// sdram_logger
module sdram_logger (
    input         clk,           
    input         rst_n,         
    input  [23:0] timestamp,     
    input  [79:0] geig_data,     
    input  [79:0] mag_data,      
    input         next_byte,     
    input  [15:0] sdram_dq_in,   
    output [15:0] sdram_dq_out,  
    output        sdram_dq_oe,   
    output [12:0] sdram_a,
    output [1:0]  sdram_ba,
    output        sdram_clk_en,
    output        sdram_cke,
    output        sdram_cs,
    output        sdram_ras,
    output        sdram_cas,
    output        sdram_we,
    output        sdram_dqml,
    output        sdram_dqmu,
    output [7:0]  byte_out       
);
For scale: roughly 3100 cells after synthesis, ~660 flip-flops, about 250 I/O pins.
Settings: LEC_CHECK=0, CAP_MARGIN=15, CELL_PAD_IN_SITES_DETAIL_PLACEMENT=2, CORE_MARGIN=2, CORE_UTILIZATION=40, GPL_ROUTABILITY_DRIVEN=0, GPL_TIMING_DRIVEN=0, SETUP_SLACK_MARGIN=4.07, SLEW_MARGIN=20; clock period 14.0 ns.
run.sh (not shown) runs the stock make flow with config.mk's settings and CLKGATE_MAP_FILE=.
Rerun with:
- CAP_MARGIN: 15 -> 20
- CELL_PAD_IN_SITES_DETAIL_PLACEMENT: 2 -> unset
- GPL_ROUTABILITY_DRIVEN: 0 -> unset
- GPL_TIMING_DRIVEN: 0 -> unset
- SETUP_SLACK_MARGIN: 4.07 -> unset
- clock period: 14.0 -> 14.3 ns (I/O delays scaled with it)
Final area falls by 6.4%.
Final cell count falls by 6.0%.
Count of clock-buffer cells in the layout rises by 5.
Critical path depth falls by 3.
Synthesized cell count is unchanged.
Worst hold slack is worse by 0.081 ns.
Setup slack is worse by 0.22 ns.
Routed wire length falls by 51%.

== build 39 ==
Starting RTL as in the previous note.
Settings: LEC_CHECK=0, ABC_AREA=0, CAP_MARGIN=5, CELL_PAD_IN_SITES_DETAIL_PLACEMENT=0, CELL_PAD_IN_SITES_GLOBAL_PLACEMENT=0, CORE_ASPECT_RATIO=0.92, CORE_MARGIN=2, CORE_UTILIZATION=68, CTS_CLUSTER_SIZE=87, GPL_ROUTABILITY_DRIVEN=1, MAX_ROUTING_LAYER=met5, SLEW_MARGIN=20; clock period 5.9 ns.
Although build 39 finished all stages, its layout failed final checks on setup timing.
The following lists how build 63 was set up differently from build 39:
# build 39
export LEC_CHECK = 0
export ABC_AREA = 0
export CAP_MARGIN = 5
export CELL_PAD_IN_SITES_DETAIL_PLACEMENT = 0
export CELL_PAD_IN_SITES_GLOBAL_PLACEMENT = 0
export CORE_ASPECT_RATIO = 0.92
export CORE_MARGIN = 2
export CORE_UTILIZATION = 68
export CTS_CLUSTER_SIZE = 87
export GPL_ROUTABILITY_DRIVEN = 1
export MAX_ROUTING_LAYER = met5
export SLEW_MARGIN = 20
create_clock -name core_clock -period 5.9 [get_ports {clk}]
# build 63
export LEC_CHECK = 0
export ABC_AREA = 0
export CAP_MARGIN = 10
export CELL_PAD_IN_SITES_DETAIL_PLACEMENT = 0
export CELL_PAD_IN_SITES_GLOBAL_PLACEMENT = 0
export CORE_ASPECT_RATIO = 0.92
export CORE_MARGIN = 2
export CORE_UTILIZATION = 69
export CTS_CLUSTER_SIZE = 37
export GPL_ROUTABILITY_DRIVEN = 0
export HOLD_SLACK_MARGIN = 0.28
export MAX_ROUTING_LAYER = met5
export SLEW_MARGIN = 20
create_clock -name core_clock -period 6.42 [get_ports {clk}]
Results
- Of the runs build 63 and build 39, none of them finished clean.
- Build 63 finished all stages; layout check result: FAIL, due to setup timing.
- Re synthesis-to-finish area growth: build 39 was higher than build 63.
- Internal power consumption, build 63 and build 39, lower one = build 63.
- Build 63 vs build 39: final cell count down in build 63
- Build 63 reports its end point of the critical path as sdram_interface_0.cke$_DFF_NN0_ while build 39 reports sdram_interface_0.ras$_DFF_NN0_.
- Of build 63 and build 39, it is build 63 that has the higher number of diodes added for antenna fixing.
- Sequential group share of total power is higher on build 63
- Path depth of the worst reg2reg path for build 63 is higher than for build 39.
- Per the comparison of build 63 with build 39, worst clock skew +0.0090 ns; number of clock sinks ~0 delta; total negative slack for setup checks +7.73 ns.
- Of build 63 and build 39, it is build 63 that has the lower combinational cell fraction of total power.
Relative to build 63, the following input files were edited for build 62:
# build 63
export LEC_CHECK = 0
export ABC_AREA = 0
export CAP_MARGIN = 10
export CELL_PAD_IN_SITES_DETAIL_PLACEMENT = 0
export CELL_PAD_IN_SITES_GLOBAL_PLACEMENT = 0
export CORE_ASPECT_RATIO = 0.92
export CORE_MARGIN = 2
export CORE_UTILIZATION = 69
export CTS_CLUSTER_SIZE = 37
export GPL_ROUTABILITY_DRIVEN = 0
export HOLD_SLACK_MARGIN = 0.28
export MAX_ROUTING_LAYER = met5
export SLEW_MARGIN = 20
create_clock -name core_clock -period 6.42 [get_ports {clk}]
# build 62
export LEC_CHECK = 0
export CAP_MARGIN = 20
export CORE_MARGIN = 2
export CORE_UTILIZATION = 58
export SLEW_MARGIN = 20
create_clock -name core_clock -period 7.25 [get_ports {clk}]
[summary]
Build 62: complete, dirty (setup timing)
Side by side, global-route usage turned out lower in build 62 than in build 63.
When build 62 is set beside build 63, its worst setup slack turns out to be 0.10 ns larger.
Build 62 against build 63: design internal power down about 12%, reported leakage power down 1.3%, fraction of area in multi-input gates flat, met1 layer wirelength in the final routing up 6.4%.
Diff build 63 -> build 62 | wire length | down by a few percent
Sort build 63 and build 62 by summed negative setup slack over all endpoints asc -> top: build 63
Initial antenna violation count in build 62 is 4 lower than in build 63
A startpoint of the worst setup timing path of timestamp[20] is what build 62 shows, while timestamp[19] belongs to build 63.
Number of tapcells, build 63 and build 62, higher one = build 62.
Final cell count without fillers was higher in build 62 than in build 63.
Setup changes, build 62 to build 92
# build 62
export LEC_CHECK = 0
export CAP_MARGIN = 20
export CORE_MARGIN = 2
export CORE_UTILIZATION = 58
export SLEW_MARGIN = 20
create_clock -name core_clock -period 7.25 [get_ports {clk}]
# build 92
export LEC_CHECK = 0
export CAP_MARGIN = 15
export CORE_MARGIN = 2
export CORE_UTILIZATION = 72
export CTS_CLUSTER_DIAMETER = 26
export CTS_CLUSTER_SIZE = 33
export SETUP_SLACK_MARGIN = 1.73
export SLEW_MARGIN = 20
create_clock -name core_clock -period 7.25 [get_ports {clk}]
Results
On number of distinct library cells after synthesis, build 92 tracks build 62 almost exactly.
Compared build 92 vs build 62, and total core area is down in build 92.
When build 92 is measured against build 62, its placement row count turns out 10% lower.
In the floorplan summary, build 92 is listed with a die area less than that of build 62.
Build 92 never completed, since it errored out during global routing.
Summary of build 92 over build 62: tally of buffers added on design ports about even, HPWL after detailed placement now larger, count of H-tree levels built during CTS moved up, post-placement worst setup slack shows an increase of 0.068 ns.
Input-level comparison between build 17 and build 92:
# build 92
export LEC_CHECK = 0
export CAP_MARGIN = 15
export CORE_MARGIN = 2
export CORE_UTILIZATION = 72
export CTS_CLUSTER_DIAMETER = 26
export CTS_CLUSTER_SIZE = 33
export SETUP_SLACK_MARGIN = 1.73
export SLEW_MARGIN = 20
create_clock -name core_clock -period 7.25 [get_ports {clk}]
# build 17
export LEC_CHECK = 0
export ABC_AREA = 0
export CAP_MARGIN = 15
export CELL_PAD_IN_SITES_DETAIL_PLACEMENT = 0
export CELL_PAD_IN_SITES_GLOBAL_PLACEMENT = 0
export CORE_ASPECT_RATIO = 0.92
export CORE_MARGIN = 2
export CORE_UTILIZATION = 72
export CTS_CLUSTER_SIZE = 37
export GPL_ROUTABILITY_DRIVEN = 1
export HOLD_SLACK_MARGIN = -0.09
export MAX_ROUTING_LAYER = met5
export PLACE_DENSITY = 0.66
export SETUP_SLACK_MARGIN = -0.01
export SLEW_MARGIN = 20
create_clock -name core_clock -period 7.25 [get_ports {clk}]
--- outcome ---
FAIL build 92 @ global routing: tool exited with error
The layout from build 17, despite a flow that completed every stage, fails the layout checks, with the failing checks listed as setup timing.
Reported for build 92 and build 17, fraction of synthesized area in multiplexers turned out identical to the last digit.
Build 17 against build 92: post-cts repair resize count saw a decrease, buffer count from post-CTS setup fixing has decreased.
### build 17 -> build 50
# build 17
export LEC_CHECK = 0
export ABC_AREA = 0
export CAP_MARGIN = 15
export CELL_PAD_IN_SITES_DETAIL_PLACEMENT = 0
export CELL_PAD_IN_SITES_GLOBAL_PLACEMENT = 0
export CORE_ASPECT_RATIO = 0.92
export CORE_MARGIN = 2
export CORE_UTILIZATION = 72
export CTS_CLUSTER_SIZE = 37
export GPL_ROUTABILITY_DRIVEN = 1
export HOLD_SLACK_MARGIN = -0.09
export MAX_ROUTING_LAYER = met5
export PLACE_DENSITY = 0.66
export SETUP_SLACK_MARGIN = -0.01
export SLEW_MARGIN = 20
create_clock -name core_clock -period 7.25 [get_ports {clk}]
# build 50
export LEC_CHECK = 0
export CAP_MARGIN = 15
export CORE_MARGIN = 2
export CORE_UTILIZATION = 71
export CTS_CLUSTER_DIAMETER = 29
export CTS_CLUSTER_SIZE = 33
export HOLD_SLACK_MARGIN = -0.08
export SETUP_SLACK_MARGIN = 0.95
export SLEW_MARGIN = 20
create_clock -name core_clock -period 7.25 [get_ports {clk}]
Notes after the runs:
- Although it ran to completion, build 50 produced a layout that fails the final checks because of setup timing.
- Against build 17, build 50 reports a routing usage on met1 that is higher.
- Summary of build 50 over build 17: global-route wire length before repair grew by 11%; flop share of the area -4.2 points.

sdram_logger again, from the RTL that the note above started with.
clock: 14.0 ns
lec_check: 0
cap_margin: 20
cell_pad_in_sites_detail_placement: 2
core_margin: 2
core_utilization: 40
gpl_routability_driven: 0
slew_margin: 20
Rerun with:
--- a/flow/config.mk
+++ b/flow/config.mk
@@ -8,6 +8,4 @@
 export CAP_MARGIN = 20
-export CELL_PAD_IN_SITES_DETAIL_PLACEMENT = 2
 export CORE_MARGIN = 2
-export CORE_UTILIZATION = 40
-export GPL_ROUTABILITY_DRIVEN = 0
+export CORE_UTILIZATION = 55
 export SLEW_MARGIN = 20
==> flow/constraint.sdc (replaced) <==
create_clock -name core_clock -period 13.1 [get_ports {clk}]
set_input_delay 2.6200 -clock core_clock [delete_from_list [all_inputs] [get_ports {clk}]]
set_output_delay 2.6200 -clock core_clock [all_outputs]
set_load 0.01 [all_outputs]
Sequential cell count stays the same. Power hardly moves. Design area falls by 1.4%. Worst setup slack is better by 0.47 ns. Area after synthesis stays the same. First-iteration DRC count falls by 11%. Via count falls by 13%. Clock skew falls by 0.044 ns. Wire length falls by 37%. Sequential share of layout area rises by 0.65 points.

== job 2203 ==
sdram_logger again, from the RTL that the note above started with.
Design sdram_logger, start of the top module:
module sdram_logger (
    input         clk,           
    input         rst_n,         
    input  [23:0] timestamp,     
    input  [79:0] geig_data,     
    input  [79:0] mag_data,      
    input         next_byte,     
    input  [15:0] sdram_dq_in,   
    output [15:0] sdram_dq_out,  
    output        sdram_dq_oe,   
    output [12:0] sdram_a,
    output [1:0]  sdram_ba,
    output        sdram_clk_en,
    output        sdram_cke,
    output        sdram_cs,
    output        sdram_ras,
    output        sdram_cas,
    output        sdram_we,
    output        sdram_dqml,
    output        sdram_dqmu,
    output [7:0]  byte_out       
);
Settings: LEC_CHECK=0, CAP_MARGIN=15, CORE_MARGIN=2, CORE_UTILIZATION=70, CTS_CLUSTER_DIAMETER=29, CTS_CLUSTER_SIZE=33, SETUP_SLACK_MARGIN=1.92, SLEW_MARGIN=20; clock period 7.25 ns.
The flow ended early for job 2203: it failed with a tool error in global routing (5_1_grt).
Here is what was changed in the inputs of job 1415 compared with job 2203.
==> flow/config.mk <==
export PLATFORM = sky130hd
export DESIGN_NAME = sdram_logger
export DESIGN_NICKNAME = sdram_logger
export VERILOG_FILES = /design/flow/design.v
export SDC_FILE = /design/flow/constraint.sdc
export NUM_CORES = 4
export LEC_CHECK = 0
export CAP_MARGIN = 20
export CORE_MARGIN = 2
export CORE_UTILIZATION = 40
export SLEW_MARGIN = 20
==> flow/constraint.sdc <==
create_clock -name core_clock -period 14.0 [get_ports {clk}]
set_input_delay 2.8000 -clock core_clock [delete_from_list [all_inputs] [get_ports {clk}]]
set_output_delay 2.8000 -clock core_clock [all_outputs]
set_load 0.01 [all_outputs]
### Flow results
Job 1415 reached the end of the flow, and the finished layout is clean on the timing, design-rule and antenna checks.
Comparing job 1415 against job 2203, there is no change at all in register bit count reported by yosys.
Job 1415 against job 2203: number of port buffers did not really move, sequential share of the synthesized area did not really move, share of flip-flops with an asynchronous set or reset did not really move.
Job 1415 does worse than job 2203 on die size.
Edits applied to the flow inputs when going from job 1415 to job 1920:
-- flow/config.mk --
<<< job 1415, line 9
export CORE_MARGIN = 2
export CORE_UTILIZATION = 40
export SLEW_MARGIN = 20
>>> job 1920, line 9
export CORE_MARGIN = 2
export CORE_UTILIZATION = 40
export SETUP_SLACK_MARGIN = 3.61
export SLEW_MARGIN = 20
==> flow/constraint.sdc <==
create_clock -name core_clock -period 13.1 [get_ports {clk}]
set_input_delay 2.6200 -clock core_clock [delete_from_list [all_inputs] [get_ports {clk}]]
set_output_delay 2.6200 -clock core_clock [all_outputs]
set_load 0.01 [all_outputs]
## What came out
Compared with job 1415, job 1920 shows routed wire length that has gone up by a few percent.
Per the comparison of job 1920 with job 1415, utilization up 1.3 points; maximum number of pins on one net before global-route repair up about 30%; number of non-clock buffers up 71; placed instance count flat.
Here is what was changed in the inputs of job 6857 compared with job 1920.
-- flow/config.mk --
<<< job 1920, line 8
export CAP_MARGIN = 20
export CORE_MARGIN = 2
export CORE_UTILIZATION = 40
export SETUP_SLACK_MARGIN = 3.61
export SLEW_MARGIN = 20
>>> job 6857, line 8
export CAP_MARGIN = 20
export CORE_MARGIN = 2
export CORE_UTILIZATION = 67
export CTS_CLUSTER_DIAMETER = 400
export PLACE_DENSITY = 0.39
export SLEW_MARGIN = 20
==> flow/constraint.sdc <==
create_clock -name core_clock -period 7.29 [get_ports {clk}]
set_input_delay 1.4580 -clock core_clock [delete_from_list [all_inputs] [get_ports {clk}]]
set_output_delay 1.4580 -clock core_clock [all_outputs]
set_load 0.01 [all_outputs]
Summary of job 1920 and job 6857: one run falls short of a clean finish, namely job 6857.
Job 6857 vs job 1920, utilization after layout went up by 32 points.
Between job 1920 and job 6857, the growth of design area from synthesis to finish is lower for job 6857.
Die height (job 6857 over job 1920): decrease, about 22%
The higher vias after detailed routing came out of job 6857.
The run showing the smaller post-route cell area is job 6857.

harbor:
Starting RTL as in the previous note.
clock: 7.76 ns
lec_check: 0
abc_area: 1
cap_margin: 0
cell_pad_in_sites_detail_placement: 1
cell_pad_in_sites_global_placement: 0
core_aspect_ratio: 1.59
core_margin: 5
core_utilization: 40
cts_cluster_size: 94
gpl_routability_driven: 1
gpl_timing_driven: 0
max_routing_layer: met4
min_routing_layer: met1
place_density_lb_addon: 0.15
setup_slack_margin: 1.56
slew_margin: 15
tns_end_percent: 90
### harbor -> cedar
==> flow/config.mk <==
export PLATFORM = sky130hd
export DESIGN_NAME = sdram_logger
export DESIGN_NICKNAME = sdram_logger
export VERILOG_FILES = /design/flow/design.v
export SDC_FILE = /design/flow/constraint.sdc
export NUM_CORES = 4
export LEC_CHECK = 0
export ABC_AREA = 0
export CAP_MARGIN = 20
export CELL_PAD_IN_SITES_DETAIL_PLACEMENT = 0
export CELL_PAD_IN_SITES_GLOBAL_PLACEMENT = 3
export CORE_ASPECT_RATIO = 0.92
export CORE_MARGIN = 2
export CORE_UTILIZATION = 27
export CTS_CLUSTER_SIZE = 87
export GPL_ROUTABILITY_DRIVEN = 0
export MAX_ROUTING_LAYER = met5
export PLACE_DENSITY = 0.48
export SETUP_SLACK_MARGIN = 1.56
export SLEW_MARGIN = 20
Findings:
Completing all stages was not enough for cedar: its layout failed the final checks because of setup timing.
Power per cell area (lower): harbor
Between harbor and cedar, the per-cell via count in the routed design is higher for harbor.
| initial antenna violation count | cedar vs harbor | 4 higher |
In the flow results for harbor and cedar, the area of the synthesized netlist per yosys stat is smaller on harbor.
> inputs changed (cedar -> ember)
==> flow/config.mk <==
export PLATFORM = sky130hd
export DESIGN_NAME = sdram_logger
export DESIGN_NICKNAME = sdram_logger
export VERILOG_FILES = /design/flow/design.v
export SDC_FILE = /design/flow/constraint.sdc
export NUM_CORES = 4
export LEC_CHECK = 0
export CAP_MARGIN = 20
export CORE_MARGIN = 2
export CORE_UTILIZATION = 40
export SLEW_MARGIN = 20
==> flow/constraint.sdc <==
create_clock -name core_clock -period 11.7 [get_ports {clk}]
set_input_delay 2.3400 -clock core_clock [delete_from_list [all_inputs] [get_ports {clk}]]
set_output_delay 2.3400 -clock core_clock [all_outputs]
set_load 0.01 [all_outputs]
Results
ember: no failed stages, no open violations at the end. Ran to the end and failed final checks on setup timing: cedar. cedar → ember: internal power of the cells now smaller, delay of the slowest critical-path stage climbed 0.14 ns. Looking at width of the die, ember sits 21% below cedar. Route | ember vs cedar | wire shorter in ember. Relative to cedar, number of buffers outside the clock class in the layout has decreased by 158 in ember. On ember: static leakage is 7.6% lower than what cedar gave. | cell depth of the worst hold path | ember vs cedar | 1 lower |. On ember: detailed-route wire length on metal 1 is 18 mm lower than what cedar gave. From cedar to ember the numbers moved as follows: global-route usage went up 2.9 points; combinational cell area excluding buffers and inverters went down about 5%.
Inputs modified between ember and indigo:
--- a/flow/config.mk
+++ b/flow/config.mk
@@ -10 +10,3 @@
-export CORE_UTILIZATION = 40
+export CORE_UTILIZATION = 55
+export CTS_CLUSTER_DIAMETER = 400
+export PLACE_DENSITY = 0.4
[summary]
- ember completed every stage of the flow, and the final layout passed the timing, design-rule and antenna checks.
- indigo reached the end of the flow, and the finished layout is clean on the timing, design-rule and antenna checks.
- Compared with ember, in indigo clock skew has decreased, post-layout net count now sits at about the same level, combined area of the multi-input logic cells about even, final antenna diode count has increased, clock-buffer cell count now smaller.
- For total length of routed met3 wires, dividing the value from ember by the value from indigo gives 0.72.
- In the tables for ember and indigo, routed wire length reads higher with ember.
- Changes observed in indigo relative to ember: total power draw now smaller; number of placed instances, taps included shrank by about 7%; die size decreased by 27% relative to the old numbers.
Inputs modified between indigo and onyx:
--- a/flow/config.mk
+++ b/flow/config.mk
@@ -10,3 +10 @@
-export CORE_UTILIZATION = 55
-export CTS_CLUSTER_DIAMETER = 400
-export PLACE_DENSITY = 0.4
+export CORE_UTILIZATION = 40
==> flow/constraint.sdc <==
create_clock -name core_clock -period 13.1 [get_ports {clk}]
set_input_delay 2.6200 -clock core_clock [delete_from_list [all_inputs] [get_ports {clk}]]
set_output_delay 2.6200 -clock core_clock [all_outputs]
set_load 0.01 [all_outputs]
## What came out
A topmost layer with routed signal wires of met4 is what indigo shows, while met5 belongs to onyx.
On count of fill cells added during filler insertion, the lower figure sits with indigo, not onyx.
Combinational share of power for onyx: 0.6 points down relative to indigo
Compared with indigo, onyx shows a lower net count of the finished layout.
Of onyx and indigo, the run reporting the lower detailed-route wire length on metal 1 was indigo.
Diff indigo -> onyx: highest cell delay on the worst timing path saw little to no change; design area saw an increase.
onyx against indigo: number of antenna violations at the first check in global routing has increased, sequential share of layout area has decreased.
Input-level comparison between raven and onyx:
--- a/flow/config.mk
+++ b/flow/config.mk
@@ -8 +8 @@
-export CAP_MARGIN = 20
+export CAP_MARGIN = 0
@@ -10 +10,2 @@
-export CORE_UTILIZATION = 40
+export CORE_UTILIZATION = 71
+export CTS_CLUSTER_SIZE = 34
==> flow/constraint.sdc <==
create_clock -name core_clock -period 7.25 [get_ports {clk}]
set_input_delay 1.4500 -clock core_clock [delete_from_list [all_inputs] [get_ports {clk}]]
set_output_delay 1.4500 -clock core_clock [all_outputs]
set_load 0.01 [all_outputs]
[summary]
In raven the implementation ran to completion but is not tape-out ready, as the final checks report setup timing. Of the two values seen for busiest metal layer after global routing, met1 was produced by onyx and met2 by raven. onyx → raven: part of the Yosys area used for sequential elements closely matched the old numbers, transition time at the pin with the least slew margin decreased by 0.032 ns relative to the old numbers, via count of the first global-routing pass increased by about 15% relative to the old numbers, leakage power of the design increased by 0.32 nW relative to the old numbers. Comparing raven and onyx, the lower non-filler instance count after layout is on raven. raven vs. onyx: final number of setup-violating endpoints has increased; final standard cell utilization of the core climbed 37 points; number of detailed-route iterations in the first pass up 3.
Power figures rest on the tool's default switching activity, not on a simulated workload.
